Design fairArb, start of the top module:
module fairArb (
	input logic [15:0] bids,
	output logic [15:0] wins,
	input logic get_next_win,
	input logic clk,
	input logic rst
		);
	parameter SIZE = 3;
	parameter S0=3'b000, S1=3'b001, S2=3'b010, S3=3'b011, S4=3'b100, S5=3'b101, S6=3'b110;
	logic [SIZE-1:0] state;
	logic [SIZE-1:0] next_state;
	logic [3:0] dec1;
	logic [3:0] dec2;
	logic [15:0] bid1;
	logic [15:0] bid2;
	logic [15:0] b [15:0];
	logic [15:0] d [15:0];
	logic [15:0] out_check;
	logic [3:0] new_priority;
	logic [3:0] pr_in;
	logic [15:0] bids_cycle_f;
	logic [3:0] priority_f;
	logic [3:0] priority_d;
	logic [15:0] wins_d;
	logic sB, sD;
	logic [1:0] sC;
	always @ (*) begin
		case (sC)
			2'b00: priority_d = dec2;
			2'b01: priority_d = priority_f;
			2'b10: priority_d = pr_in;
			2'b11: priority_d = 0;
		endcase
	end
	always @ (*) begin
		case (sB)
			1'b0: wins_d = bid1;
			1'b1: wins_d = bid2;
		endcase
	end
	always @ (*) begin
		case (sD)
			1'b0: begin
				bid2 = out_check;
				pr_in = new_priority + 1;
			end
			1'b1: begin
				bid2 = d[priority_f];
				pr_in = priority_f + 1;
			end
		endcase
	end
	always @ (*) begin
		bids_cycle_f = bids;
		next_state = S0;
		new_priority = 4'd0;
		out_check = 16'd0;
		if ((bids_cycle_f & 16'd1) != 16'b0) begin
			bid1 = 16'd1;
		end
		else if ((bids_cycle_f & 16'd2) != 16'b0) begin
  ...
clock: 3.81 ns
lec_check: 0
abc_area: 1
cap_margin: 20
core_margin: 2
core_utilization: 60
cts_cluster_diameter: 239
place_density: 0.37
slew_margin: 20
run.sh (not shown) runs the stock make flow with config.mk's settings and CLKGATE_MAP_FILE=.
Edit:
--- a/flow/config.mk
+++ b/flow/config.mk
@@ -6,9 +6,6 @@
 export NUM_CORES = 4
 export LEC_CHECK = 0
-export ABC_AREA = 1
 export CAP_MARGIN = 20
 export CORE_MARGIN = 2
-export CORE_UTILIZATION = 60
-export CTS_CLUSTER_DIAMETER = 239
-export PLACE_DENSITY = 0.37
+export CORE_UTILIZATION = 65
 export SLEW_MARGIN = 20
==> flow/constraint.sdc (replaced) <==
create_clock -name core_clock -period 3.26 [get_ports {clk}]
set_input_delay 0.6520 -clock core_clock [delete_from_list [all_inputs] [get_ports {clk}]]
set_output_delay 0.6520 -clock core_clock [all_outputs]
set_load 0.01 [all_outputs]
What happened: Now the flow failed in clock tree synthesis (4_1_cts). Synthesized area hardly moves. Die size is lower by 7.2%. Synthesized cell count is lower by 29%.
Edit:
--- a/flow/config.mk
+++ b/flow/config.mk
@@ -8,4 +8,6 @@
 export CAP_MARGIN = 20
 export CORE_MARGIN = 2
-export CORE_UTILIZATION = 65
+export CORE_UTILIZATION = 57
+export SETUP_SLACK_MARGIN = 0.65
 export SLEW_MARGIN = 20
+export TNS_END_PERCENT = 5
==> flow/constraint.sdc (replaced) <==
create_clock -name core_clock -period 4.0 [get_ports {clk}]
set_input_delay 0.8000 -clock core_clock [delete_from_list [all_inputs] [get_ports {clk}]]
set_output_delay 0.8000 -clock core_clock [all_outputs]
set_load 0.01 [all_outputs]
The new run finished with timing, DRC and antenna clean.
Die area rises by roughly a tenth.
Synthesized area stays the same.
Synthesized cell count is unchanged.

========
run 1:
fairArb again, from the RTL that the note above started with.
clock: 2.88 ns
lec_check: 0
cap_margin: 20
core_margin: 2
core_utilization: 70
cts_cluster_size: 14
setup_slack_margin: 0.67
slew_margin: 20
In the summary table, run 1 is marked failed, with error DPL-0038 raised in detailed placement (3_5_place_dp).
Inputs modified between run 1 and run 2:
# run 1
export LEC_CHECK = 0
export CAP_MARGIN = 20
export CORE_MARGIN = 2
export CORE_UTILIZATION = 70
export CTS_CLUSTER_SIZE = 14
export SETUP_SLACK_MARGIN = 0.67
export SLEW_MARGIN = 20
create_clock -name core_clock -period 2.88 [get_ports {clk}]
# run 2
export LEC_CHECK = 0
export CAP_MARGIN = 20
export CORE_MARGIN = 2
export CORE_UTILIZATION = 12
export SLEW_MARGIN = 20
create_clock -name core_clock -period 5.24 [get_ports {clk}]
Notes after the runs:
From run 1 to run 2 the numbers moved as follows: floorplan core area went up by 0.018 sq mm, total die size picked up an extra about 440%, share of cell area taken by muxes after synthesis stayed essentially flat.
Run 2 was carried through to the last stage, and its layout satisfied the timing, DRC and antenna checks.
The following lists how run 3 was set up differently from run 2:
# run 2
export LEC_CHECK = 0
export CAP_MARGIN = 20
export CORE_MARGIN = 2
export CORE_UTILIZATION = 12
export SLEW_MARGIN = 20
create_clock -name core_clock -period 5.24 [get_ports {clk}]
# run 3
export LEC_CHECK = 0
export CAP_MARGIN = 20
export CORE_MARGIN = 2
export CORE_UTILIZATION = 58
export SETUP_SLACK_MARGIN = 0.71
export SLEW_MARGIN = 20
create_clock -name core_clock -period 2.65 [get_ports {clk}]
Results
Run 3 did not finish; the tool stopped in clock tree synthesis (4_1_cts) with error DPL-0038.
Area after detailed placement: run 3 > run 2
Between run 2 and run 3, the flow reports chip width decreasing by more than half.
Diff run 2 -> run 3: estimated wirelength of the detail-placed design saw an increase; die height saw a decrease.
Compared with run 2, in run 3 post-synthesis simple-gate area fraction was more or less identical; die area now sits lower.
Edits applied to the flow inputs when going from run 3 to run 4:
# run 3
export LEC_CHECK = 0
export CAP_MARGIN = 20
export CORE_MARGIN = 2
export CORE_UTILIZATION = 58
export SETUP_SLACK_MARGIN = 0.71
export SLEW_MARGIN = 20
create_clock -name core_clock -period 2.65 [get_ports {clk}]
# run 4
export LEC_CHECK = 0
export CAP_MARGIN = 20
export CORE_MARGIN = 2
export CORE_UTILIZATION = 57
export SETUP_SLACK_MARGIN = 0.71
export SLEW_MARGIN = 20
export TNS_END_PERCENT = 5
create_clock -name core_clock -period 4.0 [get_ports {clk}]
### Flow results
Run 4: full flow OK, the timing, DRC and antenna checks passed. | x dimension of the die | higher: run 4 |. Synthesized area: run 3 vs run 4 identical. The post-place instance area reported for run 4 is smaller than that of run 3 by 20%. Run 4 vs run 3: cell count after placement down in run 4. For sum of net half-perimeters after detailed placement, dividing the value from run 4 by the value from run 3 gives 0.69. | gate count of the mapped netlist | run 4 vs run 3 | ≈ equal |. As of run 4, routability-driven placement congestion ratio had fallen by a few percent compared to run 3. Of run 4 and run 3, run 3 shows the lower die outline height, with run 4 above it. From run 3 to run 4 the numbers moved as follows: portion of netlist area occupied by mux cells saw little to no change; overall die area saw an increase; number of rows in the core area saw an increase.
[inputs] run 5 vs run 4
# run 4
export LEC_CHECK = 0
export CAP_MARGIN = 20
export CORE_MARGIN = 2
export CORE_UTILIZATION = 57
export SETUP_SLACK_MARGIN = 0.71
export SLEW_MARGIN = 20
export TNS_END_PERCENT = 5
create_clock -name core_clock -period 4.0 [get_ports {clk}]
# run 5
export LEC_CHECK = 0
export ABC_AREA = 1
export CAP_MARGIN = 20
export CORE_ASPECT_RATIO = 0.5
export CORE_MARGIN = 9
export CORE_UTILIZATION = 60
export CTS_CLUSTER_DIAMETER = 25
export CTS_CLUSTER_SIZE = 99
export SLEW_MARGIN = 20
export TNS_END_PERCENT = 5
create_clock -name core_clock -period 4.0 [get_ports {clk}]
## What came out
A first element of the critical path of bids[13] is what run 5 shows, while priority_f[0] belongs to run 4. Run 4 leaves more setup margin than run 5. Fraction of area in registers: run 5 vs run 4 up 2.9 points. Critical path depth in run 5 vs run 4: up 4. Total routed wirelength shrinks by more than 10% when moving from run 4 to run 5. In the metrics for run 4 and run 5, the one carrying the higher number of rows created at floorplan is run 4. Against run 4, run 5 comes in 0.2 points lower on fraction of power consumed by the clock network. The violation tally from detailed-route iteration zero in run 5 sits 487 below the value recorded for run 4.
Power and IR drop assume default switching activity.
